==> 04-09 <==
// cordic_vec
		module cordic_vec(clk,a0,b0,r,ang);
input signed[15:0]a0,b0;
input clk;
  output signed [15:0]r,ang;
  wire signed [15:0] a1,a2,a3,a4,a5,a6,a7,a8,a9,a10,a11,a12,a13,a14,a15,a16;
  wire signed [15:0] b1,b2,b3,b4,b5,b6,b7,b8,b9,b10,b11,b12,b13,b14,b15,b16;
  wire signed [15:0] angle_x1,angle_x2,angle_x3,angle_x4,angle_x5,angle_x6,angle_x7,angle_x8,angle_x9,angle_x10,angle_x11,angle_x12,angle_x13,angle_x14,angle_x15,angle_x16;
wire signed [15:0] v = 16'd0607;
  vec k1(clk,a0,b0,b0,4'b0,16'b0,a1,b1,angle_x1);
  vec k2(clk,a1,b1,b1,4'd1,angle_x1,a2,b2,angle_x2);
  vec k3(clk,a2,b2,b2,4'd2,angle_x2,a3,b3,angle_x3);
  vec k4(clk,a3,b3,b3,4'd3,angle_x3,a4,b4,angle_x4);
  vec k5(clk,a4,b4,b4,4'd4,angle_x4,a5,b5,angle_x5);
  vec k6(clk,a5,b5,b5,4'd5,angle_x5,a6,b6,angle_x6);
  vec k7(clk,a6,b6,b6,4'd6,angle_x6,a7,b7,angle_x7);
  vec k8(clk,a7,b7,b7,4'd7,angle_x7,a8,b8,angle_x8);
  vec k9(clk,a8,b8,b8,4'd8,angle_x8,a9,b9,angle_x9);
  vec k10(clk,a9,b9,b9,4'd9,angle_x9,a10,b10,angle_x10);
  vec k11(clk,a10,b10,b10,4'd10,angle_x10,a11,b11,angle_x11);
  vec k12(clk,a11,b11,b11,4'd11,angle_x11,a12,b12,angle_x12);
  vec k13(clk,a12,b12,b12,4'd12,angle_x12,a13,b13,angle_x13);
  vec k14(clk,a13,b13,b13,4'd13,angle_x13,a14,b14,angle_x14);
  vec k15(clk,a14,b14,b14,4'd14,angle_x14,a15,b15,angle_x15);
  vec k16(clk,a15,b15,b15,4'd15,angle_x15,a16,b16,angle_x16);
assign  r=v*a16/1000;
assign ang=angle_x16;
endmodule
==> flow/config.mk <==
export PLATFORM = sky130hd
export DESIGN_NAME = cordic_vec
export DESIGN_NICKNAME = cordic_vec
export VERILOG_FILES = /design/flow/design.v
export SDC_FILE = /design/flow/constraint.sdc
export NUM_CORES = 4
export LEC_CHECK = 0
export ABC_AREA = 1
export CAP_MARGIN = 20
export CORE_MARGIN = 2
export CORE_UTILIZATION = 71
export CTS_CLUSTER_DIAMETER = 223
export SLEW_MARGIN = 20
==> flow/constraint.sdc <==
create_clock -name core_clock -period 16.7 [get_ports {clk}]
set_input_delay 3.3400 -clock core_clock [delete_from_list [all_inputs] [get_ports {clk}]]
set_output_delay 3.3400 -clock core_clock [all_outputs]
set_load 0.01 [all_outputs]
run.sh (not shown) runs the stock make flow with config.mk's settings and CLKGATE_MAP_FILE=.
==> inputs of 09-19, as changes to 04-09 <==
- CAP_MARGIN: 20 -> 15
- CORE_UTILIZATION: 71 -> 72
- GPL_ROUTABILITY_DRIVEN: unset -> 0
- PLACE_DENSITY_LB_ADDON: unset -> 0.02
- SETUP_SLACK_MARGIN: unset -> 4.73
==> flow/constraint.sdc (replaced) <==
create_clock -name core_clock -period 16.3 [get_ports {clk}]
set_input_delay 3.2600 -clock core_clock [delete_from_list [all_inputs] [get_ports {clk}]]
set_output_delay 3.2600 -clock core_clock [all_outputs]
set_load 0.01 [all_outputs]
==> impl_metrics.csv <==
group,metric,value,unit
status,status,"finished with violations",
status,violations,"setup timing",
worst_setup_path,r2r_slack,11680,ps
clock_network,cts_resized,247,
clock_network,post_cts_buffers,69,
job,warnings,81,
final_layout,fill_cells,4278,
sta,finalWorstSetupSlack,-2970,ps
place,place_inst,8063,
worst_hold_path,min_from,"k8.angle_x[1]",
sta,hold_ws,317,ps
final_layout,comb_cells,4914,
final_layout,comb_area,37700,µm²
worst_setup_path,cp_max_fo,8,
floorplan,tap_cells,969,
worst_setup_path,r2r_cells,19,
sta,setup_viol,16,
worst_setup_path,required,13040,ps
sta,worstMarginPinSlew,1080,ps
-- figures above: 09-19

==> impl_metrics.csv <==
group,metric,value,unit
status,status,"finished with violations",
status,violations,"setup timing",
sta,setup_viol,16,
place,place_inst,8088,
worst_setup_path,r2r_slack,12090,ps
final_layout,comb_cells,4917,
sta,finalWorstSetupSlack,-2270,ps
final_layout,flop_area,14000,µm²
worst_hold_path,min_path_cells,0,
final_layout,comb_area,37800,µm²
floorplan,tap_cells,978,
worst_setup_path,required,13360,ps
sta,hold_ws,307,ps
worst_hold_path,min_from,"k7.angle_x[1]",
worst_setup_path,r2r_cells,23,
clock_network,post_cts_buffers,52,
-- figures above: 04-09

